File: design.v
`timescale 1ns / 1ps
module FD (output reg Q, input C, input D);
  always @(posedge C) Q <= D;
endmodule
module FDR (output reg Q, input C, input D, input R);
  always @(posedge C) Q <= R ? 1'b0 : D;
endmodule
module FDRE (output reg Q, input C, input CE, input D, input R);
  always @(posedge C)
    if (R) Q <= 1'b0;
    else if (CE) Q <= D;
endmodule
module FDS (output reg Q, input C, input D, input S);
  always @(posedge C) Q <= S ? 1'b1 : D;
endmodule
module LUT6 #(parameter [63:0] INIT = 64'h0)
  (output O, input I0, input I1, input I2, input I3, input I4, input I5);
  assign O = INIT[{I5, I4, I3, I2, I1, I0}];
endmodule
module LUT6_2 #(parameter [63:0] INIT = 64'h0)
  (output O6, output O5, input I0, input I1, input I2, input I3, input I4, input I5);
  assign O6 = INIT[{I5, I4, I3, I2, I1, I0}];
  assign O5 = INIT[{1'b0, I4, I3, I2, I1, I0}];
endmodule
module MUXCY (output O, input CI, input DI, input S);
  assign O = S ? CI : DI;
endmodule
module XORCY (output O, input CI, input LI);
  assign O = CI ^ LI;
endmodule
module RAM32M #(parameter [63:0] INIT_A = 64'h0, parameter [63:0] INIT_B = 64'h0,
                parameter [63:0] INIT_C = 64'h0, parameter [63:0] INIT_D = 64'h0)
  (output [1:0] DOA, output [1:0] DOB, output [1:0] DOC, output [1:0] DOD,
   input [4:0] ADDRA, input [4:0] ADDRB, input [4:0] ADDRC, input [4:0] ADDRD,
   input [1:0] DIA, input [1:0] DIB, input [1:0] DIC, input [1:0] DID,
   input WCLK, input WE);
  reg [1:0] ma [0:31];
  reg [1:0] mb [0:31];
  reg [1:0] mc [0:31];
  reg [1:0] md [0:31];
  always @(posedge WCLK)
    if (WE) begin
      ma[ADDRD] <= DIA;
      mb[ADDRD] <= DIB;
      mc[ADDRD] <= DIC;
      md[ADDRD] <= DID;
    end
  assign DOA = ma[ADDRA];
  assign DOB = mb[ADDRB];
  assign DOC = mc[ADDRC];
  assign DOD = md[ADDRD];
endmodule
module RAM64M #(parameter [63:0] INIT_A = 64'h0, parameter [63:0] INIT_B = 64'h0,
                parameter [63:0] INIT_C = 64'h0, parameter [63:0] INIT_D = 64'h0)
  (output DOA, output DOB, output DOC, output DOD,
   input [5:0] ADDRA, input [5:0] ADDRB, input [5:0] ADDRC, input [5:0] ADDRD,
   input DIA, input DIB, input DIC, input DID,
   input WCLK, input WE);
  reg ma [0:63];
  reg mb [0:63];
  reg mc [0:63];
  reg md [0:63];
  always @(posedge WCLK)
    if (WE) begin
      ma[ADDRD] <= DIA;
      mb[ADDRD] <= DIB;
      mc[ADDRD] <= DIC;
      md[ADDRD] <= DID;
    end
  assign DOA = ma[ADDRA];
  assign DOB = mb[ADDRB];
  assign DOC = mc[ADDRC];
  assign DOD = md[ADDRD];
endmodule
module RAM128X1S #(parameter [127:0] INIT = 128'h0)
  (output O, input A0, input A1, input A2, input A3, input A4, input A5, input A6,
   input D, input WCLK, input WE);
  reg m [0:127];
  wire [6:0] a = {A6, A5, A4, A3, A2, A1, A0};
  always @(posedge WCLK) if (WE) m[a] <= D;
  assign O = m[a];
endmodule
module RAM256X1S #(parameter [255:0] INIT = 256'h0)
  (output O, input [7:0] A, input D, input WCLK, input WE);
  reg m [0:255];
  always @(posedge WCLK) if (WE) m[A] <= D;
  assign O = m[A];
endmodule
`timescale 1ps/1ps
module kcpsm6 (address, instruction, bram_enable, in_port, out_port, port_id, write_strobe, k_write_strobe, read_strobe, interrupt, interrupt_ack, sleep, reset, clk) ;
parameter [7:0] 	hwbuild = 8'h00 ;
parameter [11:0] 	interrupt_vector = 12'h3FF ;
parameter integer scratch_pad_memory_size = 64 ;   
output [11:0]	address ;
input	 [17:0]    	instruction ;
output		bram_enable ;
input	 [7:0]	in_port ;
output [7:0]	out_port ;
output [7:0]	port_id ;
output		write_strobe ;
output		k_write_strobe ;
output		read_strobe ;
input			interrupt ;
output		interrupt_ack ;
input			sleep ;
input			reset ;
input			clk ;
wire	[2:1]		t_state_value ;
wire	[2:1]		t_state ;
wire 			run_value ;
wire              run ;
wire  		internal_reset_value ;
wire 			internal_reset ;
wire 			sync_sleep ;
wire 			int_enable_type ;
wire 			interrupt_enable_value ;
wire			interrupt_enable ;
wire			sync_interrupt ;
wire 			active_interrupt_value ;
wire 			active_interrupt ;
wire	[2:0]		arith_logical_sel ;
wire			arith_carry_in ;
wire			arith_carry_value ;
wire			arith_carry ;
wire 	[7:0]		half_arith_logical ;
wire 	[7:0]		logical_carry_mask ;
wire 	[7:0]		carry_arith_logical ;
wire 	[7:0]		arith_logical_value ;
wire 	[7:0]		arith_logical_result ;
wire 	[7:0]		shift_rotate_value ;
wire 	[7:0]		shift_rotate_result ;
wire			shift_in_bit ;
wire 	[7:0]		alu_result ;
wire 	[1:0]		alu_mux_sel_value ;
wire 	[1:0]		alu_mux_sel ;
wire			strobe_type ;
wire 			write_strobe_value ;
wire 			k_write_strobe_value ;
wire			read_strobe_value ;
wire			flag_enable_type ;
wire			flag_enable_value ;
wire			flag_enable ; 
wire			lower_parity ;
wire			lower_parity_sel ;
wire			carry_lower_parity ;
wire 			upper_parity ;
wire			parity ;
wire			shift_carry_value ;
wire			shift_carry ;
wire			carry_flag_value ;
wire			carry_flag ;
wire 			use_zero_flag_value ;
wire			use_zero_flag ;
wire 			drive_carry_in_zero ;
wire          	carry_in_zero ;
wire             	lower_zero ;
wire         	lower_zero_sel ;
wire       		carry_lower_zero ;
wire           	middle_zero ;
wire        	middle_zero_sel ;
wire      		carry_middle_zero ;
wire         	upper_zero_sel ;
wire        	zero_flag_value ;
wire              zero_flag ;
wire       		spm_enable_value ;
wire             	spm_enable ;
wire 	[7:0]		spm_ram_data ;
wire 	[7:0]		spm_data  ;
wire           	regbank_type ;
wire             	bank_value ;
wire              bank ;
wire          	loadstar_type ;
wire         	sx_addr4_value ;
wire   		register_enable_type ;
wire  		register_enable_value ;
wire        	register_enable ;
wire 	[4:0]		sx_addr ;
wire 	[4:0]		sy_addr ;
wire 	[7:0]		sx ;
wire 	[7:0]		sy ;
wire 	[7:0]		sy_or_kk ;
wire       		pc_move_is_valid ;
wire              move_type ;
wire           	returni_type ;
wire 	[2:0]		pc_mode ;
wire 	[11:0]	register_vector ;
wire 	[11:0]	half_pc ;
wire 	[10:0]	carry_pc ;
wire 	[11:0]	pc_value ;
wire 	[11:0]	pc ;
wire 	[11:0]	pc_vector ;
wire             	push_stack ;
wire              pop_stack ;
wire 	[11:0]	stack_memory ;
wire 	[11:0]	return_vector ;
wire       		stack_carry_flag ;
wire      		shadow_carry_flag ;
wire        	stack_zero_flag ;
wire      		shadow_zero_value ;
wire       		shadow_zero_flag ;
wire             	stack_bank ;
wire            	shadow_bank ;
wire              stack_bit ;
wire            	special_bit ;
wire 	[4:0]		half_pointer_value ;
wire 	[4:0]		feed_pointer_value ;
wire 	[4:0]		stack_pointer_carry ;
wire 	[4:0]		stack_pointer_value ;
wire 	[4:0]		stack_pointer ;
LUT6_2 #(
	.INIT	(64'hFFFFF55500000EEE))
reset_lut( 
	.I0 	(run),
	.I1 	(internal_reset),
	.I2 	(stack_pointer_carry[4]),
	.I3 	(t_state[2]),
	.I4 	(reset),
	.I5 	(1'b1),
	.O5 	(run_value),
	.O6 	(internal_reset_value));
FD run_flop (  
	.D 	(run_value),
	.Q 	(run),
	.C 	(clk));
FD internal_reset_flop(
	.D	(internal_reset_value),
	.Q	(internal_reset),
	.C	(clk));
FD sync_sleep_flop(
	.D 	(sleep),
	.Q 	(sync_sleep),
	.C 	(clk));
LUT6_2 #(
	.INIT    (64'h0083000B00C4004C))
t_state_lut( 
	.I0     (t_state[1]),
	.I1     (t_state[2]),
	.I2     (sync_sleep),
	.I3     (internal_reset),
	.I4     (special_bit),
	.I5     (1'b1),
	.O5     (t_state_value[1]),
	.O6     (t_state_value[2]));
FD t_state1_flop (  
	.D      (t_state_value[1]),
	.Q      (t_state[1]),
	.C      (clk));
FD t_state2_flop (  
	.D      (t_state_value[2]),
	.Q      (t_state[2]),
	.C      (clk));
LUT6_2 #(
	.INIT	(64'h0010000000000800))
int_enable_type_lut( 
	.I0     (instruction[13]),
	.I1     (instruction[14]),
	.I2     (instruction[15]),
	.I3     (instruction[16]),
	.I4     (instruction[17]),
	.I5     (1'b1),
	.O5     (loadstar_type),
	.O6     (int_enable_type)) ;
LUT6 #(
	.INIT    (64'h000000000000CAAA))
interrupt_enable_lut( 
	.I0     (interrupt_enable),
	.I1     (instruction[0]),
	.I2     (int_enable_type),
	.I3     (t_state[1]),
	.I4     (active_interrupt),
	.I5     (internal_reset),
	.O      (interrupt_enable_value));                     
FD interrupt_enable_flop (  
	.D      (interrupt_enable_value),
	.Q      (interrupt_enable),
	.C      (clk));
FD sync_interrupt_flop (  
	.D      (interrupt),
	.Q      (sync_interrupt),
	.C      (clk));
LUT6_2 # (
	.INIT    (64'hCC33FF0080808080))
active_interrupt_lut( 
	.I0     (interrupt_enable),
	.I1     (t_state[2]),
	.I2     (sync_interrupt),
	.I3     (bank),
	.I4     (loadstar_type),
	.I5     (1'b1),
	.O5     (active_interrupt_value), 
	.O6     (sx_addr4_value));
FD active_interrupt_flop (  
	.D      (active_interrupt_value),
	.Q      (active_interrupt),
	.C      (clk));
FD interrupt_ack_flop (  
	.D      (active_interrupt),
	.Q      (interrupt_ack),
	.C      (clk));
LUT6 #(
	.INIT    (64'h5A3CFFFF00000000))
pc_move_is_valid_lut( 
	.I0     (carry_flag),
	.I1     (zero_flag),
	.I2     (instruction[14]),
	.I3     (instruction[15]),
	.I4     (instruction[16]),
	.I5     (instruction[17]),
	.O      (pc_move_is_valid)) ;
LUT6_2 # (
	.INIT    (64'h7777027700000200))
move_type_lut( 
	.I0     (instruction[12]),
	.I1     (instruction[13]),
	.I2     (instruction[14]),
	.I3     (instruction[15]),
	.I4     (instruction[16]),
	.I5     (1'b1),
	.O5     (returni_type),
	.O6     (move_type)) ;
LUT6_2 # (
	.INIT    (64'h0000F000000023FF))
pc_mode1_lut( 
	.I0     (instruction[12]),
	.I1     (returni_type),
	.I2     (move_type),
	.I3     (pc_move_is_valid),
	.I4     (active_interrupt),
	.I5     (1'b1),
	.O5     (pc_mode[0]),
	.O6     (pc_mode[1])) ;
LUT6 # (
	.INIT    (64'hFFFFFFFF00040000))
pc_mode2_lut( 
	.I0     (instruction[12]),
	.I1     (instruction[14]),
	.I2     (instruction[15]),
	.I3     (instruction[16]),
	.I4     (instruction[17]),
	.I5     (active_interrupt),
	.O      (pc_mode[2])) ;
LUT6_2 # (
	.INIT    (64'hFFFF100000002000))
push_pop_lut( 
	.I0     (instruction[12]),
	.I1     (instruction[13]),
	.I2     (move_type),
	.I3     (pc_move_is_valid),
	.I4     (active_interrupt),
	.I5     (1'b1),
	.O5     (pop_stack),
	.O6     (push_stack)) ;
LUT6_2 #(
	.INIT    (64'h03CA000004200000))
alu_decode0_lut( 
	.I0     (instruction[13]),
	.I1     (instruction[14]),
	.I2     (instruction[15]),
	.I3     (instruction[16]),
	.I4     (1'b1),
	.I5     (1'b1),
	.O5     (alu_mux_sel_value[0]),
	.O6     (arith_logical_sel[0])) ;
FD alu_mux_sel0_flop(  
	.D      (alu_mux_sel_value[0]),
	.Q      (alu_mux_sel[0]),
	.C      (clk)) ;
LUT6_2 #(
	.INIT    (64'h7708000000000F00))
alu_decode1_lut( 
	.I0     (carry_flag),
	.I1     (instruction[13]),
	.I2     (instruction[14]),
	.I3     (instruction[15]),
	.I4     (instruction[16]),
	.I5     (1'b1),
	.O5     (alu_mux_sel_value[1]),
	.O6     (arith_carry_in)) ;                     
FD alu_mux_sel1_flop (  
	.D      (alu_mux_sel_value[1]),
	.Q      (alu_mux_sel[1]),
	.C      (clk)) ;
LUT6_2 # (
	.INIT    (64'hD000000002000000))
alu_decode2_lut( 
	.I0     (instruction[14]),
	.I1     (instruction[15]),
	.I2     (instruction[16]),
	.I3     (1'b1),
	.I4     (1'b1),
	.I5     (1'b1),
	.O5     (arith_logical_sel[1]),
	.O6     (arith_logical_sel[2])) ;
LUT6_2 # (
	.INIT    (64'h00013F3F0010F7CE))
register_enable_type_lut( 
	.I0     (instruction[13]),
	.I1     (instruction[14]),
	.I2     (instruction[15]),
	.I3     (instruction[16]),
	.I4     (instruction[17]),
	.I5     (1'b1),
	.O5     (flag_enable_type),
	.O6     (register_enable_type)) ;
LUT6_2 # (
	.INIT    (64'hC0CC0000A0AA0000))
register_enable_lut( 
	.I0     (flag_enable_type),
	.I1     (register_enable_type),
	.I2     (instruction[12]),
	.I3     (instruction[17]),
	.I4     (t_state[1]),
	.I5     (1'b1),
	.O5     (flag_enable_value),
	.O6     (register_enable_value)) ;
FDR flag_enable_flop (  
	.D      (flag_enable_value),
	.Q      (flag_enable),
	.R      (active_interrupt),
	.C      (clk)) ;
FDR register_enable_flop (  
	.D      (register_enable_value),
	.Q      (register_enable),
	.R      (active_interrupt),
	.C      (clk)) ;
LUT6_2 # (
	.INIT    (64'h8000000020000000))
spm_enable_lut( 
	.I0     (instruction[13]),
	.I1     (instruction[14]),
	.I2     (instruction[17]),
	.I3     (strobe_type),
	.I4     (t_state[1]),
	.I5     (1'b1),
	.O5     (k_write_strobe_value),
	.O6     (spm_enable_value)) ;
FDR k_write_strobe_flop (  
	.D      (k_write_strobe_value),
	.Q      (k_write_strobe),
	.R      (active_interrupt),
	.C      (clk)) ;
FDR spm_enable_flop (  
	.D      (spm_enable_value),
	.Q      (spm_enable),
	.R      (active_interrupt),
	.C      (clk)) ;
LUT6_2 # (
	.INIT    (64'h4000000001000000))
read_strobe_lut( 
	.I0     (instruction[13]),
	.I1     (instruction[14]),
	.I2     (instruction[17]),
	.I3     (strobe_type),
	.I4     (t_state[1]),
	.I5     (1'b1),
	.O5     (read_strobe_value),
	.O6     (write_strobe_value)) ;
FDR write_strobe_flop (  
	.D      (write_strobe_value),
	.Q      (write_strobe),
	.R      (active_interrupt),
	.C      (clk)) ;
FDR read_strobe_flop (  
	.D      (read_strobe_value),
	.Q      (read_strobe),
	.R      (active_interrupt),
	.C      (clk)) ;
LUT6 # (
	.INIT    (64'h0080020000000000))
regbank_type_lut( 
	.I0     (instruction[12]),
	.I1     (instruction[13]),
	.I2     (instruction[14]),
	.I3     (instruction[15]),
	.I4     (instruction[16]),
	.I5     (instruction[17]),
	.O      (regbank_type)) ;
LUT6 # (
	.INIT    (64'hACACFF00FF00FF00))
bank_lut( 
	.I0     (instruction[0]),
	.I1     (shadow_bank),
	.I2     (instruction[16]),
	.I3     (bank),
	.I4     (regbank_type),
	.I5     (t_state[1]),
	.O      (bank_value)) ;                     
FDR bank_flop (  
	.D      (bank_value),
	.Q      (bank),
	.R      (internal_reset),
	.C      (clk)) ;
FD sx_addr4_flop (  
	.D      (sx_addr4_value),
	.Q      (sx_addr[4]),
	.C      (clk)) ;
assign sx_addr[3:0] = instruction[11:8] ;
assign sy_addr = {bank, instruction[7:4]} ;
XORCY arith_carry_xorcy ( 
	.LI 	(1'b0),
	.CI 	(carry_arith_logical[7]),
	.O      (arith_carry_value)) ;
FD arith_carry_flop (  
	.D      (arith_carry_value),
	.Q      (arith_carry),
	.C      (clk)) ;
LUT6_2 # (
	.INIT    (64'h0000000087780000))
lower_parity_lut( 
	.I0     (instruction[13]),
	.I1     (carry_flag),
	.I2     (arith_logical_result[0]),
	.I3     (arith_logical_result[1]),
	.I4     (1'b1),
	.I5     (1'b1),
	.O5     (lower_parity),
	.O6     (lower_parity_sel)) ;  
MUXCY parity_muxcy ( 
	.DI	(lower_parity),
	.CI	(1'b0),                     
	.S	(lower_parity_sel),
	.O      (carry_lower_parity)) ;
LUT6 #(
	.INIT    (64'h6996966996696996))
upper_parity_lut( 
	.I0     (arith_logical_result[2]),
	.I1     (arith_logical_result[3]),
	.I2     (arith_logical_result[4]),
	.I3     (arith_logical_result[5]),
	.I4     (arith_logical_result[6]),
	.I5     (arith_logical_result[7]),
	.O      (upper_parity)) ;                     
XORCY parity_xorcy( 
	.LI	(upper_parity),
        .CI	(carry_lower_parity),
	.O      (parity)) ;
LUT6 #(
	.INIT    (64'hFFFFAACCF0F0F0F0))
shift_carry_lut( 
	.I0     (sx[0]),
	.I1     (sx[7]),
	.I2     (shadow_carry_flag),
	.I3     (instruction[3]),
	.I4     (instruction[7]),
	.I5     (instruction[16]),
	.O      (shift_carry_value)) ;                     
FD shift_carry_flop(  
	.D      (shift_carry_value),
	.Q      (shift_carry),
	.C      (clk)) ;
LUT6_2 #(
	.INIT    (64'h3333AACCF0AA0000))
carry_flag_lut( 
	.I0     (shift_carry),
	.I1     (arith_carry),
	.I2     (parity),
	.I3     (instruction[14]),
	.I4     (instruction[15]),
	.I5     (instruction[16]),
	.O5     (drive_carry_in_zero),
	.O6     (carry_flag_value)) ;  
FDRE carry_flag_flop(  
	.D      (carry_flag_value),
	.Q      (carry_flag),
       	.CE     (flag_enable),
	.R      (internal_reset),
	.C      (clk)) ;
MUXCY init_zero_muxcy( 
	.DI	(drive_carry_in_zero),
	.CI	(1'b0),
	.S	(carry_flag_value),
	.O      (carry_in_zero)) ;
LUT6_2 # (
	.INIT    (64'hA280000000F000F0))
use_zero_flag_lut( 
	.I0     (instruction[13]),
	.I1     (instruction[14]),
	.I2     (instruction[15]),
	.I3     (instruction[16]),
	.I4     (1'b1),
	.I5     (1'b1),
	.O5     (strobe_type),
	.O6     (use_zero_flag_value)) ;                     
FD use_zero_flag_flop(  
	.D      (use_zero_flag_value),
	.Q      (use_zero_flag),
	.C      (clk)) ;
LUT6_2 #(
	.INIT    (64'h0000000000000001))
lower_zero_lut( 
	.I0     (alu_result[0]),
	.I1     (alu_result[1]),
	.I2     (alu_result[2]),
	.I3     (alu_result[3]),
	.I4     (alu_result[4]),
	.I5     (1'b1),
	.O5     (lower_zero),
	.O6     (lower_zero_sel)) ;                     
MUXCY lower_zero_muxcy( 
	.DI	(lower_zero),
	.CI	(carry_in_zero),
	.S	(lower_zero_sel),
	.O      (carry_lower_zero)) ;
LUT6_2 # (
	.INIT    (64'h0000000D00000000))
middle_zero_lut( 
	.I0     (use_zero_flag),
	.I1     (zero_flag),
	.I2     (alu_result[5]),
	.I3     (alu_result[6]),
	.I4     (alu_result[7]),
	.I5     (1'b1),
	.O5     (middle_zero),
	.O6     (middle_zero_sel)) ;                     
MUXCY middle_zero_muxcy( 
	.DI	(middle_zero),
	.CI	(carry_lower_zero),                     
	.S 	(middle_zero_sel),
  	.O      (carry_middle_zero)) ;
LUT6 #(
	.INIT    (64'hFBFF000000000000))
upper_zero_lut( 
	.I0     (instruction[14]),
	.I1     (instruction[15]),
	.I2     (instruction[16]),
	.I3     (1'b1),
	.I4     (1'b1),
	.I5     (1'b1),
	.O      (upper_zero_sel)) ;                     
MUXCY upper_zero_muxcy( 
	.DI	(shadow_zero_flag),
	.CI	(carry_middle_zero),                    
	.S	(upper_zero_sel),
	.O      (zero_flag_value)) ;
FDRE zero_flag_flop(  
	.D      (zero_flag_value),
	.Q      (zero_flag),
	.CE     (flag_enable),
	.R      (internal_reset),
	.C      (clk)) ;
assign register_vector = {sx[3:0], sy} ;
genvar i ;
generate
for (i = 0 ; i <= 11 ; i = i+1)
begin : address_loop
parameter [7:0] id4 = 8'h30 + i/4 ;
parameter [7:0] id8 = 8'h30 + i/8 ;
parameter [7:0] ip4d8 = 8'h30 + (i+4)/8 ;	  
FD return_vector_flop(  
	.D      (stack_memory[i]),
	.Q      (return_vector[i]),
	.C      (clk));
if (i % 2 == 0) begin: output_data
LUT6_2 #(
	.INIT   (64'hFF00F0F0CCCCAAAA))
pc_vector_mux_lut( 
	.I0     (instruction[i]),
	.I1     (return_vector[i]),
	.I2     (instruction[i+1]),
	.I3     (return_vector[i+1]),
	.I4     (instruction[12]),
	.I5     (1'b1),
	.O5     (pc_vector[i]),
	.O6     (pc_vector[i+1]));
end  
FDRE pc_flop(  
	.D      (pc_value[i]),
	.Q      (pc[i]),
	.R      (internal_reset),
	.CE     (t_state[1]),
	.C      (clk));
if (i == 0) begin: lsb_pc
if (interrupt_vector[i] == 1'b0) begin: low_int_vector
LUT6 #(
	.INIT    (64'h00AA000033CC0F00))
pc_lut( 
	.I0     (register_vector[i]),
	.I1     (pc_vector[i]),
	.I2     (pc[i]),
	.I3     (pc_mode[0]),
	.I4     (pc_mode[1]),
	.I5     (pc_mode[2]), 
	.O      (half_pc[i]));
end  
if (interrupt_vector[i] == 1'b1) begin: high_int_vector
LUT6 #(
	.INIT    (64'h00AA00FF33CC0F00))
pc_lut( 
	.I0     (register_vector[i]),
	.I1     (pc_vector[i]),
	.I2     (pc[i]),
	.I3     (pc_mode[0]),
	.I4     (pc_mode[1]),
	.I5     (pc_mode[2]), 
	.O      (half_pc[i]));
end  
XORCY pc_xorcy( 
	.LI	(half_pc[i]),
	.CI	(1'b0),
	.O      (pc_value[i]));
MUXCY pc_muxcy( 
	.DI 	(pc_mode[0]),
	.CI 	(1'b0),
	.S	(half_pc[i]),
        .O      (carry_pc[i]));
end  
if (i > 0) begin : upper_pc
if (interrupt_vector[i] == 1'b0) begin: low_int_vector
LUT6 #(
	.INIT    (64'h00AA0000CCCCF000))
pc_lut( 
	.I0     (register_vector[i]),
	.I1     (pc_vector[i]),
	.I2     (pc[i]),
	.I3     (pc_mode[0]),
	.I4     (pc_mode[1]),
	.I5     (pc_mode[2]), 
	.O      (half_pc[i]));
end  
if (interrupt_vector[i] == 1'b1) begin: high_int_vector
LUT6 #(
	.INIT    (64'h00AA00FFCCCCF000))
pc_lut( 
	.I0     (register_vector[i]),
	.I1     (pc_vector[i]),
	.I2     (pc[i]),
	.I3     (pc_mode[0]),
	.I4     (pc_mode[1]),
	.I5     (pc_mode[2]), 
	.O      (half_pc[i]));
end  
XORCY pc_xorcy( 
	.LI	(half_pc[i]),
	.CI	(carry_pc[i-1]),
	.O      (pc_value[i]));
if (i < 11) begin: mid_pc
MUXCY pc_muxcy( 
	.DI 	(1'b0),
	.CI 	(carry_pc[i-1]),
	.S 	(half_pc[i]),
	.O     	(carry_pc[i]));
end  
end  
end  
endgenerate
FD shadow_carry_flag_flop(  
	.D      (stack_carry_flag),
	.Q      (shadow_carry_flag),
	.C      (clk)) ;
FD stack_zero_flop(  
	.D      (stack_zero_flag),
	.Q      (shadow_zero_value),
	.C      (clk)) ;
FD shadow_zero_flag_flop(  
	.D      (shadow_zero_value),
	.Q      (shadow_zero_flag),
	.C      (clk)) ;
FD shadow_bank_flop(  
	.D      (stack_bank),
	.Q      (shadow_bank),
	.C      (clk)) ;
FD stack_bit_flop(  
	.D      (stack_bit),
	.Q      (special_bit),
	.C      (clk)) ;
RAM32M #(
	.INIT_A	(64'h0000000000000000), 
	.INIT_B	(64'h0000000000000000), 
	.INIT_C (64'h0000000000000000), 
	.INIT_D (64'h0000000000000000)) 
stack_ram_low ( 
	.DOA	({stack_zero_flag, stack_carry_flag}), 
	.DOB	({stack_bit, stack_bank}),
	.DOC    (stack_memory[1:0]), 
	.DOD    (stack_memory[3:2]),
	.ADDRA	(stack_pointer[4:0]), 
	.ADDRB	(stack_pointer[4:0]), 
	.ADDRC  (stack_pointer[4:0]), 
	.ADDRD  (stack_pointer[4:0]),
	.DIA	({zero_flag, carry_flag}), 
	.DIB	({run, bank}),
	.DIC    (pc[1:0]),
	.DID    (pc[3:2]),
	.WE 	(t_state[1]), 
	.WCLK	(clk));
RAM32M #(
	.INIT_A	(64'h0000000000000000), 
	.INIT_B	(64'h0000000000000000), 
	.INIT_C	(64'h0000000000000000), 
	.INIT_D	(64'h0000000000000000)) 
stack_ram_high(    
	.DOA	(stack_memory[5:4]), 
	.DOB	(stack_memory[7:6]),
	.DOC   	(stack_memory[9:8]),
	.DOD   	(stack_memory[11:10]),
	.ADDRA 	(stack_pointer[4:0]), 
	.ADDRB 	(stack_pointer[4:0]), 
	.ADDRC  (stack_pointer[4:0]), 
	.ADDRD  (stack_pointer[4:0]),
	.DIA    (pc[5:4]),
	.DIB    (pc[7:6]),
	.DIC    (pc[9:8]),
	.DID    (pc[11:10]),
	.WE 	(t_state[1]),  
	.WCLK 	(clk));
generate
for (i = 0 ; i <= 4 ; i = i+1)
begin : stack_loop
parameter [7:0]	id4 = 8'h30 + i/4 ;
if (i == 0) begin: lsb_stack
FDR pointer_flop(  
	.D      (stack_pointer_value[i]),
	.Q      (stack_pointer[i]),
	.R      (internal_reset),
	.C      (clk)) ;
LUT6_2 #(
	.INIT    (64'h001529AAAAAAAAAA))
stack_pointer_lut( 
	.I0     (stack_pointer[i]),
	.I1     (pop_stack),
	.I2     (push_stack),
	.I3     (t_state[1]),
	.I4     (t_state[2]),
	.I5     (1'b1), 
	.O5     (feed_pointer_value[i]),
	.O6     (half_pointer_value[i]));
XORCY stack_xorcy( 
	.LI 	(half_pointer_value[i]),
	.CI 	(1'b0),
	.O      (stack_pointer_value[i]));
MUXCY stack_muxcy( 
	.DI	(feed_pointer_value[i]),
	.CI	(1'b0),
	.S 	(half_pointer_value[i]),
	.O      (stack_pointer_carry[i]));
end  
if (i > 0) begin: upper_stack
FDR pointer_flop(  
	.D      (stack_pointer_value[i]),
	.Q      (stack_pointer[i]),
	.R      (internal_reset),
	.C      (clk)) ;
LUT6_2 #(
	.INIT    (64'h002A252AAAAAAAAA))
stack_pointer_lut( 
	.I0     (stack_pointer[i]),
	.I1     (pop_stack),
	.I2     (push_stack),
	.I3     (t_state[1]),
	.I4     (t_state[2]),
	.I5     (1'b1), 
	.O5     (feed_pointer_value[i]),
	.O6     (half_pointer_value[i]));
XORCY stack_xorcy( 
	.LI 	(half_pointer_value[i]),
	.CI 	(stack_pointer_carry[i-1]),
	.O      (stack_pointer_value[i]));
MUXCY stack_muxcy( 
	.DI 	(feed_pointer_value[i]),
	.CI 	(stack_pointer_carry[i-1]),
	.S 	(half_pointer_value[i]),
	.O      (stack_pointer_carry[i]));
end  
end  
endgenerate
generate
for (i = 0 ; i <= 7 ; i = i+1)
begin : data_path_loop
parameter [7:0]	id1 = 8'h30 + i ;
parameter [7:0]	id2 = 8'h30 + i/2 ;
parameter [7:0]	id4 = 8'h30 + i/4 ;
if (i % 2 == 0) begin: output_data
LUT6_2 #(
	.INIT    (64'hFF00F0F0CCCCAAAA))
sy_kk_mux_lut( 
	.I0     (sy[i]),
	.I1     (instruction[i]),
	.I2     (sy[i+1]),
	.I3     (instruction[i+1]),
	.I4     (instruction[12]),
	.I5     (1'b1),
	.O5     (sy_or_kk[i]),
	.O6     (sy_or_kk[i+1]));
end  
if (i % 2 == 0) begin: second_operand
LUT6_2 #(
	.INIT    (64'hFF00F0F0CCCCAAAA))
out_port_lut( 
	.I0     (sx[i]),
	.I1     (instruction[i+4]),
	.I2     (sx[i+1]),
	.I3     (instruction[i+5]),
	.I4     (instruction[13]),
	.I5     (1'b1),
	.O5     (out_port[i]),
	.O6     (out_port[i+1]));
end  
LUT6_2 #(
	.INIT    (64'h69696E8ACCCC0000))
arith_logical_lut( 
	.I0     (sy_or_kk[i]),
	.I1     (sx[i]),
	.I2     (arith_logical_sel[0]),
	.I3     (arith_logical_sel[1]),
	.I4     (arith_logical_sel[2]),
	.I5     (1'b1),
	.O5     (logical_carry_mask[i]),
	.O6     (half_arith_logical[i]));
FD arith_logical_flop( 
	.D      (arith_logical_value[i]),
	.Q      (arith_logical_result[i]),
	.C      (clk)) ;
if (i == 0) begin: lsb_arith_logical
MUXCY arith_logical_muxcy( 
	.DI 	(logical_carry_mask[i]),
	.CI 	(arith_carry_in),
	.S 	(half_arith_logical[i]),
	.O      (carry_arith_logical[i]));
XORCY arith_logical_xorcy( 
	.LI 	(half_arith_logical[i]),
	.CI 	(arith_carry_in),
	.O      (arith_logical_value[i]));
end  
if (i > 0) begin: upper_arith_logical
MUXCY arith_logical_muxcy( 
	.DI 	(logical_carry_mask[i]),
	.CI 	(carry_arith_logical[i-1]),
	.S 	(half_arith_logical[i]),
	.O      (carry_arith_logical[i]));
XORCY arith_logical_xorcy( 
	.LI 	(half_arith_logical[i]),
	.CI 	(carry_arith_logical[i-1]),
	.O      (arith_logical_value[i]));
end  
if (hwbuild[i] == 1'b0) begin: low_hwbuild 
FDR shift_rotate_flop( 
	.D      (shift_rotate_value[i]),
	.Q      (shift_rotate_result[i]),
	.R      (instruction[7]),
	.C      (clk)) ;
end  
if (hwbuild[i] == 1'b1) begin: high_hwbuild 
FDS shift_rotate_flop( 
	.D      (shift_rotate_value[i]),
	.Q      (shift_rotate_result[i]),
	.S 	(instruction[7]),
	.C      (clk)) ;
end  
if (i == 0) begin: lsb_shift_rotate
LUT6 #(
	.INIT    (64'hBFBC8F8CB3B08380))
shift_bit_lut( 
	.I0     (instruction[0]),
	.I1     (instruction[1]),
	.I2     (instruction[2]),
	.I3     (carry_flag),
	.I4     (sx[0]),
	.I5     (sx[7]),
	.O      (shift_in_bit));
LUT6_2 #(
	.INIT    (64'hFF00F0F0CCCCAAAA))
shift_rotate_lut( 
	.I0     (shift_in_bit),
	.I1     (sx[i+1]),
	.I2     (sx[i]),
	.I3     (sx[i+2]),
	.I4     (instruction[3]),
	.I5     (1'b1),
	.O5     (shift_rotate_value[i]),
	.O6     (shift_rotate_value[i+1]));
end  
if (i == 2 || i == 4) begin: mid_shift_rotate
LUT6_2 #(
	.INIT    (64'hFF00F0F0CCCCAAAA))
shift_rotate_lut( 
	.I0     (sx[i-1]),
	.I1     (sx[i+1]),
	.I2     (sx[i]),
	.I3     (sx[i+2]),
	.I4     (instruction[3]),
	.I5     (1'b1),
	.O5     (shift_rotate_value[i]),
	.O6     (shift_rotate_value[i+1]));
end  
if (i == 6) begin: msb_shift_rotate
LUT6_2 #(
	.INIT    (64'hFF00F0F0CCCCAAAA))
shift_rotate_lut( 
	.I0     (sx[i-1]),
	.I1     (sx[i+1]),
	.I2     (sx[i]),
	.I3     (shift_in_bit),
	.I4     (instruction[3]),
	.I5     (1'b1),
	.O5     (shift_rotate_value[i]),
	.O6     (shift_rotate_value[i+1]));
end  
LUT6 #(
	.INIT    (64'hFF00F0F0CCCCAAAA))
alu_mux_lut( 
	.I0     (arith_logical_result[i]),
	.I1     (shift_rotate_result[i]),
	.I2     (in_port[i]),
	.I3     (spm_data[i]),
	.I4     (alu_mux_sel[0]),
	.I5     (alu_mux_sel[1]),
	.O      (alu_result[i]));
if (scratch_pad_memory_size == 64) begin : small_spm
FD spm_flop( 
	.D      (spm_ram_data[i]),
	.Q      (spm_data[i]),
	.C      (clk)) ;
if (i == 0 || i == 4) begin: small_spm_ram
RAM64M #( 
	.INIT_A	(64'h0000000000000000),
	.INIT_B	(64'h0000000000000000),
	.INIT_C	(64'h0000000000000000),
	.INIT_D	(64'h0000000000000000)) 
spm_ram(   
	.DOA 	(spm_ram_data[i]),
	.DOB 	(spm_ram_data[i+1]),
	.DOC    (spm_ram_data[i+2]),
	.DOD    (spm_ram_data[i+3]),
	.ADDRA 	(sy_or_kk[5:0]),
	.ADDRB 	(sy_or_kk[5:0]),
	.ADDRC  (sy_or_kk[5:0]),
	.ADDRD  (sy_or_kk[5:0]),
	.DIA 	(sx[i]),
	.DIB 	(sx[i+1]),
	.DIC    (sx[i+2]),
	.DID    (sx[i+3]),
	.WE 	(spm_enable),
	.WCLK 	(clk));
end  
end  
if (scratch_pad_memory_size == 128) begin : medium_spm
RAM128X1S  #(
	.INIT	(128'h00000000000000000000000000000000))
spm_ram(       
	.D      (sx[i]),
	.WE 	(spm_enable),
	.WCLK 	(clk),
	.A0 	(sy_or_kk[0]),
	.A1 	(sy_or_kk[1]),
	.A2 	(sy_or_kk[2]),
	.A3 	(sy_or_kk[3]),
	.A4 	(sy_or_kk[4]),
	.A5 	(sy_or_kk[5]),
	.A6 	(sy_or_kk[6]),
	.O      (spm_ram_data[i]));
FD spm_flop( 
	.D      (spm_ram_data[i]),
	.Q      (spm_data[i]),
	.C      (clk)) ;
end  
if (scratch_pad_memory_size == 256) begin : large_spm
RAM256X1S #(
	.INIT	(256'h0000000000000000000000000000000000000000000000000000000000000000))
spm_ram (       
	.D      (sx[i]),
	.WE 	(spm_enable),
	.WCLK 	(clk),
	.A 	(sy_or_kk),
	.O      (spm_ram_data[i]));
FD spm_flop( 
	.D      (spm_ram_data[i]),
	.Q      (spm_data[i]),
	.C      (clk)) ;
end  
end  
endgenerate
RAM32M #(
	.INIT_A	(64'h0000000000000000), 
	.INIT_B	(64'h0000000000000000), 
	.INIT_C (64'h0000000000000000), 
	.INIT_D (64'h0000000000000000)) 
lower_reg_banks(    
	.DOA 	(sy[1:0]), 
	.DOB 	(sx[1:0]),
	.DOC    (sy[3:2]),
	.DOD    (sx[3:2]),
	.ADDRA 	(sy_addr), 
	.ADDRB 	(sx_addr), 
	.ADDRC  (sy_addr), 
	.ADDRD  (sx_addr), 
	.DIA 	(alu_result[1:0]),
	.DIB 	(alu_result[1:0]),
	.DIC    (alu_result[3:2]),
	.DID    (alu_result[3:2]),
	.WE 	(register_enable), 
	.WCLK	(clk));
RAM32M #(
	.INIT_A	(64'h0000000000000000), 
	.INIT_B	(64'h0000000000000000), 
	.INIT_C (64'h0000000000000000),  
	.INIT_D (64'h0000000000000000)) 
upper_reg_banks(    
	.DOA 	(sy[5:4]), 
	.DOB 	(sx[5:4]),
	.DOC    (sy[7:6]),
	.DOD    (sx[7:6]),
	.ADDRA 	(sy_addr),
	.ADDRB 	(sx_addr),
	.ADDRC  (sy_addr), 
	.ADDRD  (sx_addr), 
	.DIA 	(alu_result[5:4]),
	.DIB 	(alu_result[5:4]),
	.DIC    (alu_result[7:6]),
	.DID    (alu_result[7:6]),
	.WE 	(register_enable), 
	.WCLK	(clk));
assign address = pc;
assign bram_enable = t_state[2];
assign port_id = sy_or_kk;
endmodule
File: run.sh
#!/bin/bash
# the make line also repeats each setting of config.mk as NAME=value (left out here)
make -C /OpenROAD-flow-scripts/flow DESIGN_CONFIG=/design/flow/config.mk WORK_HOME=/design/flow/orfs CLKGATE_MAP_FILE= finish
File: config.mk
export PLATFORM = sky130hd
export DESIGN_NAME = kcpsm6
export DESIGN_NICKNAME = kcpsm6
export VERILOG_FILES = /design/flow/design.v
export SDC_FILE = /design/flow/constraint.sdc
export NUM_CORES = 4
export LEC_CHECK = 0
export ABC_AREA = 0
export CAP_MARGIN = 30
export CORE_MARGIN = 2
export CORE_UTILIZATION = 72
export CTS_CLUSTER_SIZE = 77
export GPL_TIMING_DRIVEN = 1
export PLACE_DENSITY_LB_ADDON = 0.0
export SETUP_SLACK_MARGIN = 0.61
export SLEW_MARGIN = 20
File: constraint.sdc
create_clock -name core_clock -period 4.36 [get_ports {clk}]
set_input_delay 0.8720 -clock core_clock [delete_from_list [all_inputs] [get_ports {clk}]]
set_output_delay 0.8720 -clock core_clock [all_outputs]
set_load 0.01 [all_outputs]
==> flow_summary.toml, run 1 <==
# implementation run metrics
[synth]
ff_type = "edfxtp_1"
ys_sh_xor = 0.00391
synth_area_leader_cell = "edfxtp_1"
avgSynthCellArea_um2 = 17.4
ys_types = 79
synth_dominant_cell_count = "edfxtp_1"
ys_area_um2 = 55900
synth_nets = 3266
async_flop_share = 0
logic_family = "multiplexers"
synth-edff-count = 1280
synth_flops = 1362
yosysCellCount = 3206
yosysWarnings = 5
adder_share = 0.00671
syn_inst = 3206
simple_gate_area_frac = 0.0480
ys_top_cells_by_count = "1280 x edfxtp_1, 249 x mux4_2, 233 x nor2_1"
synth.top_cell.area_share = 0.687
yosys-top-cells-area = "edfxtp_1 69%, mux4_2 10%, a22oi_1 3.1%"
mux_share = 0.132
synth-compound-area-share = 0.0689
synth_seq_share = 0.716
syn_area_um2 = 55900

[clock_network]
ctsHoldBuffers = 0
cts_buffers = 134
clockBufferDepth = 3
clockRootBuffer = "clkbuf_16"
htree_levels = 4
cts_sinks = 1362

[placement]
dp_hpwl_um = 112000
numPlacedInstances = 4594
port-buffer-count = 62
place_area_um2 = 62300
place.gp.congestion = 0.963
place_ws_ns = -0.927

[floorplanning]
die-height_um = 283
chip_area_um2 = 79900
io_pins = 63
die_w_um = 283
core_um2 = 77200
row_count = 102
core_util_floorplan = 0.725

[status]
status = "did not finish"
stop_stage = "5_1_grt"
## through the flow
stage	utilization	power, W
floorplan	-	0.0164
CTS	0.889	0.0291
detailed placement	0.807	0.0176
global placement	0.807	0.0175
## timing repair
item | 4_1_cts
pin swaps | 94
cloned | 8
resized | 345
setup endpoints to repair | 539
buffers inserted | 86
endpoints found under the hold margin | 0
==> run 2: changes to the inputs <==
- ABC_AREA: 0 -> 1
- CAP_MARGIN: 30 -> 20
- CTS_CLUSTER_SIZE: 77 -> default
- GPL_TIMING_DRIVEN: 1 -> default
- PLACE_DENSITY: default -> 0.6
- PLACE_DENSITY_LB_ADDON: 0.0 -> default
- SETUP_SLACK_MARGIN: 0.61 -> 0.62
==> flow_summary.toml, run 2 <==
# yosys + openroad results
[floorplanning]
core_um2 = 75900
die-height_um = 281
chip_area_um2 = 78900
core_util_floorplan = 0.727
io_pins = 63
die_w_um = 281
row_count = 101

[final_timing]
rsz0062_at_grt = "true"
min_period_over_period = 0.875
worst_pin_slew_ns = 1.20
slew_viol_final = 0
holdWs_ns = 0.384
setup_violations = 0
setup_tns_ns = 0
fin_ws_ns = 0.543
fin_skew_ns = 0.0652
slew_headroom = 0.195
fin_crit_ns = 3.82
hold_viol_final = 0
fmax_ghz = 0.262

[routing]
routed-via-count = 43000
drc = 0
drt-total-wl_um = 185000
dr.pass1.iters = 9
drt_iter0_drc = 8882
ant_nets = 0
wl_met3_um = 29100
dr.max_layer_used = "met5"
routed_via_density = 7.33
met1_length_um = 58400
met2WireLength_um = 84200
wl_per_cell_um = 31.6

[grt]
grt_max_degree = 129
antenna_found_initial = 8
gr-total-overflow = 0
grt_pass1_vias = 40700
track_usage = 0.466
grt_pass1_wl_um = 265000

[clock_network]
cts_tree = "done"
htree_levels = 4
clockRootBuffer = "clkbuf_16"
ctsHoldBuffers = 0
clockBufferDepth = 3
cts_buffers = 132
worstSkewPairLatency_ns = 0.77
cts_sinks = 1362
clkTransAtPathRegs_ns = 0.07

[min_path]
hold_end = "shadow_zero_flag_flop.Q"
min_path_cells = 0
holdCritPathClass = "reg2reg"
min_from = "stack_zero_flop.Q"

[synth]
synth-edff-count = 1280
async_flop_share = 0
synth_flops = 1362
synth_nets = 4261
synth.top_cell.area_share = 0.696
avgSynthCellArea_um2 = 13.1
mux_share = 0
synth_dominant_cell_count = "edfxtp_1"
simple_gate_area_frac = 0.103
ys_types = 64
yosysCellCount = 4201
syn_inst = 4201
synth_seq_share = 0.726
syn_area_um2 = 55200
yosys-top-cells-area = "edfxtp_1 70%, a22oi_1 5.2%, nand2_1 4.5%"
ys_area_um2 = 55200
ys_sh_xor = 0.00285
adder_share = 0.00680
ys_top_cells_by_count = "1280 x edfxtp_1, 662 x nand2_1, 381 x a22oi_1"
yosysWarnings = 5
logic_family = "AND-OR/OR-AND gates"
synth_area_leader_cell = "edfxtp_1"
ff_type = "edfxtp_1"
synth-compound-area-share = 0.125

[power]
seqPwrFrac = 0.505
ir_drop_v = 0.000576
power_leader = "sequential cells"
leakagePower_nw = 23.3
p_seq_w = 0.0146
sw_frac_of_total = 0.248
pg_comb_w = 0.00291
p_clk_w = 0.0114
p_clk_frac = 0.395
netSwitchingPower_w = 0.00718
cellInternalPower_w = 0.0218
power_frac_comb = 0.100
pwr_density_cell_nw_per_um2 = 437

[critical_path]
critPathTopFamily = "buffers and inverters"
start_kind = "input pin"
r2r_start = "stack_loop[4].upper_stack.pointer_flop.Q"
crit_arrival_ns = 2.94
cp_slowest_stage_delay_ns = 0.33
cp_num_buf_inv = 6
cp-startpoint = "instruction[6]"
worstSetupPathDepth = 12
r2r-end = "stack_ram_high.mc[22][1]"
cp_cell_sequence = "dlygate4sd2_1 -> inv_2 -> buf_12 -> buf_4 -> buf_4 -> nand3_1 -> nand3_1 -> nand3_1 -> nand2_1 -> nand2_1 -> o21ai_2 -> dlygate4sd2_1"
worstPathRequired_ns = 3.49
crit_end = "port_id[7]"
r2r_cells = 5
cpMaxStageDelayCell = "dlygate4sd2_1"
path_common_cell = "nand3_1"
critPathKind = "in2out"
reg2reg_setup_slack_ns = 0.66
worst-path-max-fanout = 12
crit_path_end_kind = "primary output"

[run]
warnings = 52
drv_cap = 0

[placement]
place_ws_ns = -0.473
port-buffer-count = 62
dp_hpwl_um = 108000
place.gp.congestion = 1.02

[status]
status = "finished clean"

[cells_and_area]
nNetsFinal = 4778
area_delta_synth_final_pct = 20.2
run 2: routing by layer:
layer	vias to the layer above	global-route usage
li1	16900	-
met5	-	0.0100
met1	20300	0.608
met3	1062	0.123
met2	4734	0.719
met4	6	0.257
run 2: cell type report:
type,instances,area [um^2]
sequential,1362,40100
multi-input combinational,2410,14200
fill,3082,9590
timing repair buffer,640,5720
clock buffer,161,3490
tap,1030,1290
clock inverter,79,807
inverter,172,721
antenna,5,12.5
run 2: per-stage QoR:
stage                     total power (W)  instance area [um^2]  instances   util
after floorplan                    0.0162                 55700       4201      -
final                              0.0290                 66400       5859  0.874
after global placement             0.0174                 60400       5538  0.795
after global routing               0.0295                 66400       5855  0.874
after CTS                          0.0287                 65600       5822  0.863
after detailed placement           0.0174                 60400       5539  0.795
run 2: what timing repair did:
| action | CTS | global route |
|---|---|---|
| buffers inserted | 43 | 27 |
| pin swaps | 38 | 56 |
| resized | 173 | 138 |
| setup endpoints to repair | 99 | 47 |
| cloned | 0 | 5 |
==> run 3: changes to the inputs <==
- ABC_AREA: 1 -> default
- CORE_UTILIZATION: 72 -> 70
- CTS_CLUSTER_SIZE: default -> 57
- PLACE_DENSITY: 0.6 -> default
- PLACE_DENSITY_LB_ADDON: default -> 0.0
- SETUP_SLACK_MARGIN: 0.62 -> 1.28
- clock period: 4.36 -> 4.51 ns (I/O delays scaled with it)
==> flow_summary.toml, run 3 <==
# yosys + openroad results
[synth]
synth_nets = 3266
ys_area_um2 = 55900
async_flop_share = 0
ys_types = 79
ys_sh_xor = 0.00391
synth_flops = 1362
ff_type = "edfxtp_1"
synth.top_cell.area_share = 0.687
yosysWarnings = 5
ys_top_cells_by_count = "1280 x edfxtp_1, 249 x mux4_2, 233 x nor2_1"
logic_family = "multiplexers"
avgSynthCellArea_um2 = 17.4
synth-edff-count = 1280
synth_dominant_cell_count = "edfxtp_1"
yosys-top-cells-area = "edfxtp_1 69%, mux4_2 10%, a22oi_1 3.1%"
synth-compound-area-share = 0.0689
syn_area_um2 = 55900
syn_inst = 3206
yosysCellCount = 3206
simple_gate_area_frac = 0.0480
adder_share = 0.00671
mux_share = 0.132
synth_seq_share = 0.716
synth_area_leader_cell = "edfxtp_1"

[critical_path]
r2r_cells = 20
crit_path_end_kind = "flop"
cp_cell_sequence = "clkbuf_4 -> nand2_1 -> mux2_4 -> o2111a_2 -> a31oi_4 -> nor2_2 -> a21oi_4 -> nor2_1 -> a211o_1 -> ha_2 -> ha_4 -> ha_4 -> ha_4 -> ha_4 -> ha_4 -> ha_4 -> ha_4 -> ha_4 -> ha_4 -> or3_1 -> a311oi_2"
cp-startpoint = "instruction[16]"
worstSetupPathDepth = 21
worst-path-max-fanout = 5
cp_slowest_stage_delay_ns = 0.34
cpMaxStageDelayCell = "or3_1"
path_common_cell = "ha_4"
cp_num_buf_inv = 1
critPathTopFamily = "adder cells"
crit_arrival_ns = 4.94
start_kind = "input pin"
crit_end = "address_loop[11].pc_flop.Q"
critPathKind = "in2reg"
r2r-end = "address_loop[11].pc_flop.Q"
r2r_start = "zero_flag_flop.Q"
reg2reg_setup_slack_ns = 0.26
worstPathRequired_ns = 5.16

[placement]
place_ws_ns = -1.06
port-buffer-count = 62
place_area_um2 = 62200
place.gp.congestion = 1.04
dp_hpwl_um = 107000

[clock_network]
clockRootBuffer = "clkbuf_16"
clkTransAtPathRegs_ns = 0.07
worstSkewPairLatency_ns = 0.78
cts_buffers = 135
cts_tree = "done"
clockBufferDepth = 3
cts_sinks = 1362
htree_levels = 4
ctsHoldBuffers = 0

[status]
status = "complete, but fails checks"
violations = "slew limit"

[floorplanning]
core_util_floorplan = 0.708
io_pins = 63
die-height_um = 287
core_um2 = 79000
row_count = 103
chip_area_um2 = 82200
die_w_um = 287

[final_timing]
fmax_ghz = 0.233
hold_viol_final = 0
rsz0062_at_grt = "true"
fin_crit_ns = 4.29
holdWs_ns = 0.326
setup_tns_ns = 0
fin_skew_ns = 0.0720
min_period_over_period = 0.951
worst_pin_slew_ns = 1.77
slew_headroom = -0.177
slew_viol_final = 1
setup_violations = 0
fin_ws_ns = 0.222

[grt]
grt_pass1_wl_um = 277000
antenna_found_initial = 27
grt_pass1_vias = 38200
gr-total-overflow = 0
track_usage = 0.483
grt_max_degree = 93

[routing]
dr.pass1.iters = 13
drt_iter0_drc = 9031
wl_per_cell_um = 42.9
routed_via_density = 8.10
ant_nets = 0
drc = 0
routed-via-count = 41300
drt-total-wl_um = 219000

[cells_and_area]
postLayoutCellArea_um2 = 71700
post-route-util = 0.908
n_fill_cell = 2340
area_delta_synth_final_pct = 28.2
nNetsFinal = 3997

[min_path]
min_path_cells = 0
hold_end = "shadow_zero_flag_flop.Q"
holdCritPathClass = "reg2reg"
min_from = "stack_zero_flop.Q"

[power]
p_seq_w = 0.0142
leakagePower_nw = 24.9
power_frac_comb = 0.125
netSwitchingPower_w = 0.00766
p_clk_w = 0.0115
cellInternalPower_w = 0.0217
sw_frac_of_total = 0.261
pwr_density_cell_nw_per_um2 = 410
power_leader = "sequential cells"
p_clk_frac = 0.391
ir_drop_v = 0.000524
pg_comb_w = 0.00367
seqPwrFrac = 0.484

[run]
warnings = 42
drv_cap = 0
==> run 3: final cells by class <==
type	instances	area, um^2	share of cell area
Inverter	24	129	0.00180
Sequential cell	1362	40100	0.559
Timing Repair inverter	1	16.3	0.000227
Clock buffer	165	3520	0.0491
Clock inverter	73	776	0.0108
Antenna cell	10	25.0	0.000349
Timing Repair Buffer	830	8870	0.124
Tap cell	1050	1310	0.0183
Multi-Input combinational cell	1583	17000	0.237
==> run 3: per-layer routing <==
layer	vias up	part of all wire	global-route usage
met1	19500	0.28	0.623
met2	5527	0.43	0.719
met4	30	0.11	0.295
li1	14600	-	-
met3	1676	0.17	0.164
met5	-	0.0015	0.0128
==> run 3: per-stage QoR <==
stage / total power, W / instances
global placement: 0.0170 / 4598
floorplan: 0.0159 / 3206
finish: 0.0294 / 5098
CTS: 0.0284 / 4993
detailed placement: 0.0171 / 4598
global route: 0.0296 / 5090
==> run 3: what timing repair did <==
item,CTS,global route
endpoints found under the setup margin,563,561
resized,444,297
pin swaps,110,128
buffers inserted,141,91
cloned,16,4
==> run 4: changes to the inputs <==
- ABC_AREA: default -> 1
- CORE_UTILIZATION: 70 -> 72
- CTS_CLUSTER_DIAMETER: default -> 299
- CTS_CLUSTER_SIZE: 57 -> 14
- PLACE_DENSITY_LB_ADDON: 0.0 -> 0.06
- SETUP_SLACK_MARGIN: 1.28 -> -0.19
- clock period: 4.51 -> 4.66 ns (I/O delays scaled with it)
==> flow_summary.toml, run 4 <==
# yosys + openroad results
[status]
status = "complete, but fails checks"
violations = "setup timing"

[routing]
drt-total-wl_um = 158000
wl_per_cell_um = 28.0
antenna_cells = 0
drt_iter0_drc = 6366
drc = 0
routed-via-count = 38900
routed_via_density = 6.89
dr.pass1.iters = 7
ant_nets = 0

[power]
leakagePower_nw = 21.8
power_frac_comb = 0.097
ir_drop_v = 0.000392
p_clk_frac = 0.341
p_clk_w = 0.00832
pg_comb_w = 0.00237
pwr_density_cell_nw_per_um2 = 388
seqPwrFrac = 0.562
sw_frac_of_total = 0.234
cellInternalPower_w = 0.0187
p_seq_w = 0.0137
power_leader = "sequential cells"
netSwitchingPower_w = 0.00571

[clock_network]
cts_buffers = 107
cts_sinks = 1362
clkTransAtPathRegs_ns = 0.07
clockRootBuffer = "clkbuf_16"
ctsHoldBuffers = 0
post_cts_buffers = 0
worstSkewPairLatency_ns = 0.71
htree_levels = 3
clockBufferDepth = 3
cts_tree = "done"

[synth]
logic_family = "AND-OR/OR-AND gates"
avgSynthCellArea_um2 = 13.1
synth.top_cell.area_share = 0.696
ys_area_um2 = 55200
synth_dominant_cell_count = "edfxtp_1"
yosysWarnings = 5
synth_seq_share = 0.726
synth_flops = 1362
synth_area_leader_cell = "edfxtp_1"
ys_types = 64
ys_top_cells_by_count = "1280 x edfxtp_1, 662 x nand2_1, 381 x a22oi_1"
synth_nets = 4261
synth-edff-count = 1280
async_flop_share = 0
yosys-top-cells-area = "edfxtp_1 70%, a22oi_1 5.2%, nand2_1 4.5%"
syn_inst = 4201
yosysCellCount = 4201
syn_area_um2 = 55200
ys_sh_xor = 0.00285
adder_share = 0.00680
ff_type = "edfxtp_1"
synth-compound-area-share = 0.125
simple_gate_area_frac = 0.103
mux_share = 0

[critical_path]
critPathKind = "in2out"
start_kind = "input pin"
cpMaxStageDelayCell = "clkdlybuf4s50_1"
worstPathRequired_ns = 3.73
worstSetupPathDepth = 12
r2r_start = "zero_flag_flop.Q"
worst-path-max-fanout = 5
cp_slowest_stage_delay_ns = 0.67
critPathTopFamily = "buffers and inverters"
crit_arrival_ns = 3.89
cp_num_buf_inv = 6
cp-startpoint = "instruction[11]"
reg2reg_setup_slack_ns = 0.76
crit_path_end_kind = "primary output"
r2r_cells = 23
cp_cell_sequence = "clkdlybuf4s50_1 -> inv_2 -> nor3_2 -> clkinv_1 -> buf_4 -> a21oi_1 -> nor4_1 -> buf_4 -> nand2_2 -> nand2_1 -> o21ai_0 -> clkdlybuf4s50_1"
crit_end = "out_port[4]"
r2r-end = "address_loop[10].pc_flop.Q"

[placement]
numPlacedInstances = 5490
dp_hpwl_um = 102000
place_area_um2 = 59800
place_ws_ns = -0.429
place.gp.congestion = 1.02
port-buffer-count = 62

[final_timing]
slew_headroom = 0.354
fmax_ghz = 0.207
hold_viol_final = 0
fin_skew_ns = 0.0352
min_period_over_period = 1.03
setup_tns_ns = -0.785
setup_violations = 7
slew_viol_final = 0
fin_crit_ns = 4.82
worst_pin_slew_ns = 0.962
fin_ws_ns = -0.162

[cells_and_area]
postLayoutCellArea_um2 = 62900
nNetsFinal = 4629
post-route-util = 0.828
area_delta_synth_final_pct = 13.9
fin_cells = 5653

[min_path]
holdCritPathClass = "reg2reg"
min_path_cells = 0
hold_end = "shadow_zero_flag_flop.Q"
min_from = "stack_zero_flop.Q"

[grt]
grt_max_degree = 129
grt_pass1_wl_um = 232000
track_usage = 0.403
gr-total-overflow = 0
grt_pass1_vias = 37300
antenna_found_initial = 6

[floorplanning]
io_pins = 63
die-height_um = 281
row_count = 101
core_um2 = 75900
core_util_floorplan = 0.727
chip_area_um2 = 78900
die_w_um = 281

[run]
warnings = 43
drv_cap = 0
-- run 4: final cells by class --
| class | count | area [um^2] |
|---|---|---|
| Sequential cell | 1362 | 40100 |
| Tap cell | 1030 | 1290 |
| Timing Repair Buffer | 516 | 4580 |
| Clock buffer | 157 | 2890 |
| Inverter | 172 | 658 |
| Fill cell | 3899 | 13100 |
| Multi-Input combinational cell | 2410 | 13300 |
| Clock inverter | 6 | 116 |
-- run 4: per-stage QoR --
step / power [W] / hold WS [ns]
2_1_floorplan: 0.0151 / 0.310
3_3_place_gp: 0.0162 / 0.328
3_5_place_dp: 0.0162 / 0.333
4_1_cts: 0.0243 / 0.349
5_1_grt: 0.0249 / 0.353
6_report: 0.0244 / 0.350
-- run 4: per-layer routing --
layer / share of wire / global-route usage / vias up
met2: 0.47 / 0.641 / 3234
met4: 0.059 / 0.199 / 10
met5: 0.00036 / 0 / -
li1: - / - / 16500
met1: 0.34 / 0.536 / 18600
met3: 0.13 / 0.0829 / 592
-- run 4: repair_timing --
item / CTS / global route
setup endpoints to repair: 2 / 6
resized: 2 / 11
hold endpoints to repair: 0 / 0
==> run 5: changes to the inputs <==
- ABC_AREA: 1 -> default
- CTS_CLUSTER_DIAMETER: 299 -> default
- CTS_CLUSTER_SIZE: 14 -> 57
- PLACE_DENSITY_LB_ADDON: 0.06 -> 0.0
- SETUP_SLACK_MARGIN: -0.19 -> 1.24
- clock period: 4.66 -> 4.38 ns (I/O delays scaled with it)
==> flow_summary.toml, run 5 <==
# implementation run metrics
[placement]
port-buffer-count = 62
place_ws_ns = -1.38
place.gp.congestion = 0.982
dp_hpwl_um = 112000

[floorplanning]
die_w_um = 283
row_count = 102
core_um2 = 77200
io_pins = 63
chip_area_um2 = 79900
core_util_floorplan = 0.725
die-height_um = 283

[status]
stop_stage = "5_1_grt"
status = "did not finish"

[synth]
avgSynthCellArea_um2 = 17.4
synth_dominant_cell_count = "edfxtp_1"
ys_sh_xor = 0.00391
synth-compound-area-share = 0.0689
mux_share = 0.132
synth_nets = 3266
yosysWarnings = 5
yosys-top-cells-area = "edfxtp_1 69%, mux4_2 10%, a22oi_1 3.1%"
ys_top_cells_by_count = "1280 x edfxtp_1, 249 x mux4_2, 233 x nor2_1"
async_flop_share = 0
yosysCellCount = 3206
logic_family = "multiplexers"
ff_type = "edfxtp_1"
synth_flops = 1362
syn_area_um2 = 55900
synth-edff-count = 1280
adder_share = 0.00671
ys_area_um2 = 55900
syn_inst = 3206
ys_types = 79
synth_area_leader_cell = "edfxtp_1"
synth.top_cell.area_share = 0.687
synth_seq_share = 0.716
simple_gate_area_frac = 0.0480

[clock_network]
ctsHoldBuffers = 0
cts_buffers = 132
cts_sinks = 1362
htree_levels = 4
clockBufferDepth = 3
clockRootBuffer = "clkbuf_16"
-- run 5: stage by stage --
| step | power, W | instances | instance area, um^2 |
|---|---|---|---|
| floorplan | 0.0164 | 3206 | 57200 |
| global placement | 0.0175 | 4589 | 62100 |
| detailed placement | 0.0176 | 4589 | 62100 |
| CTS | 0.0295 | 4983 | 69300 |
-- run 5: repair_timing --
item,in CTS
gates cloned,12
hold endpoints to repair,0
resized,426
pin swaps,117
buffers inserted,142
endpoints found under the setup margin,564
==> run 6: changes to the inputs <==
- ABC_AREA: default -> 1
- CAP_MARGIN: 20 -> 30
- CORE_UTILIZATION: 72 -> 65
- CTS_CLUSTER_SIZE: 57 -> 58
- GPL_TIMING_DRIVEN: default -> 1
- SETUP_SLACK_MARGIN: 1.24 -> 1.4
- TNS_END_PERCENT: default -> 5
- clock period: 4.38 -> 5.49 ns (I/O delays scaled with it)
==> flow_summary.toml, run 6 <==
# yosys + openroad results
[cells_and_area]
area_delta_synth_final_pct = 15.3
nNetsFinal = 4490
post-route-util = 0.758
fin_cells = 5676

[critical_path]
critPathKind = "in2out"
cp_cell_sequence = "buf_16 -> nand2_8 -> inv_4 -> buf_4 -> a22oi_1 -> a21oi_1 -> or2_4 -> nor4_4 -> o21ai_2 -> clkdlybuf4s15_2"
worst-path-max-fanout = 17
cp_num_buf_inv = 4
cp-startpoint = "instruction[8]"
cpMaxStageDelayCell = "nor4_4"
worstSetupPathDepth = 10
r2r_cells = 13
start_kind = "input pin"
crit_arrival_ns = 3.10
reg2reg_setup_slack_ns = 1.58
worstPathRequired_ns = 4.39
r2r_start = "bank_flop.Q"
crit_path_end_kind = "primary output"
critPathTopFamily = "simple AND/OR/NAND/NOR gates"
cp_slowest_stage_delay_ns = 0.39
crit_end = "out_port[6]"

[routing]
wl_per_cell_um = 27.9
dr.pass1.iters = 7
drt-total-wl_um = 158000
drt_iter0_drc = 5376
routed-via-count = 37600
ant_nets = 0
drc = 0
routed_via_density = 6.63

[synth]
synth_seq_share = 0.726
ff_type = "edfxtp_1"
logic_family = "AND-OR/OR-AND gates"
syn_inst = 4201
synth-compound-area-share = 0.125
yosysWarnings = 5
yosys-top-cells-area = "edfxtp_1 70%, a22oi_1 5.2%, nand2_1 4.5%"
synth_dominant_cell_count = "edfxtp_1"
ys_types = 64
syn_area_um2 = 55200
synth_nets = 4261
synth-edff-count = 1280
yosysCellCount = 4201
synth.top_cell.area_share = 0.696
ys_sh_xor = 0.00285
async_flop_share = 0
ys_top_cells_by_count = "1280 x edfxtp_1, 662 x nand2_1, 381 x a22oi_1"
synth_area_leader_cell = "edfxtp_1"
synth_flops = 1362
mux_share = 0
ys_area_um2 = 55200
adder_share = 0.00680
simple_gate_area_frac = 0.103
avgSynthCellArea_um2 = 13.1

[power]
p_seq_w = 0.0116
p_clk_w = 0.00891
sw_frac_of_total = 0.235
ir_drop_v = 0.000301
power_frac_comb = 0.084
leakagePower_nw = 21.7
pwr_density_cell_nw_per_um2 = 352
power_leader = "sequential cells"
seqPwrFrac = 0.519
p_clk_frac = 0.397
cellInternalPower_w = 0.0172
pg_comb_w = 0.00189
netSwitchingPower_w = 0.00528

[placement]
place.gp.congestion = 0.966
dp_hpwl_um = 97300
port-buffer-count = 62
place_ws_ns = 0.0602
numPlacedInstances = 5379

[clock_network]
clockBufferDepth = 3
clockRootBuffer = "clkbuf_16"
htree_levels = 4
clkTransAtPathRegs_ns = 0.06
worstSkewPairLatency_ns = 0.74
ctsHoldBuffers = 0
cts_tree = "done"
cts_buffers = 136
cts_sinks = 1362

[floorplanning]
die_w_um = 295
io_pins = 63
chip_area_um2 = 87300
core_um2 = 84000
die-height_um = 295
row_count = 106
core_util_floorplan = 0.658

[final_timing]
worst_pin_slew_ns = 1.07
fmax_ghz = 0.238
fin_crit_ns = 4.20
slew_headroom = 0.285
hold_viol_final = 0
fin_ws_ns = 1.29
setup_tns_ns = 0
rsz0062_at_grt = "true"
fin_skew_ns = 0.0389
min_period_over_period = 0.765
setup_violations = 0
slew_viol_final = 0

[run]
drv_cap = 0
warnings = 43

[grt]
antenna_found_initial = 6
track_usage = 0.363
grt_pass1_wl_um = 231000
grt_pass1_vias = 35500
grt_max_degree = 104
gr-total-overflow = 0

[min_path]
hold_end = "shadow_zero_flag_flop.Q"
min_path_cells = 0
holdCritPathClass = "reg2reg"
min_from = "stack_zero_flop.Q"

[status]
status = "finished clean"
[run 6: routing by layer]
metal,vias to the layer above,wire length [um],track usage
li1,16300,-,-
met1,18400,59100,0.506
met2,2515,73200,0.562
met3,446,19000,0.0808
met4,10,7050,0.147
met5,-,77,0
[run 6: final cells by class]
class | instances | area [um^2]
Clock buffer | 186 | 3710
Inverter | 172 | 736
Sequential cell | 1362 | 40100
Tap cell | 1134 | 1420
Timing Repair Buffer | 346 | 3220
Multi-Input combinational cell | 2411 | 13900
Antenna cell | 1 | 2.50
Fill cell | 5211 | 20300
Clock inverter | 63 | 559
Timing Repair inverter | 1 | 16.3
[run 6: repair_timing]
item | 4_1_cts | 5_1_grt
pin swaps | 15 | 18
setup endpoints to repair | 81 | 123
resized | 153 | 91
buffers inserted | 20 | 14
cloned | 5 | 5
[run 6: metrics by stage]
stage	area (um^2)	hold slack (ns)	total power, W
finish	63700	0.309	0.0224
global route	63700	0.331	0.0230
CTS	63100	0.318	0.0224
detailed placement	58200	0.316	0.0136
global placement	58200	0.310	0.0136
floorplan	55500	0.310	0.0128
Power and IR drop assume default switching activity.
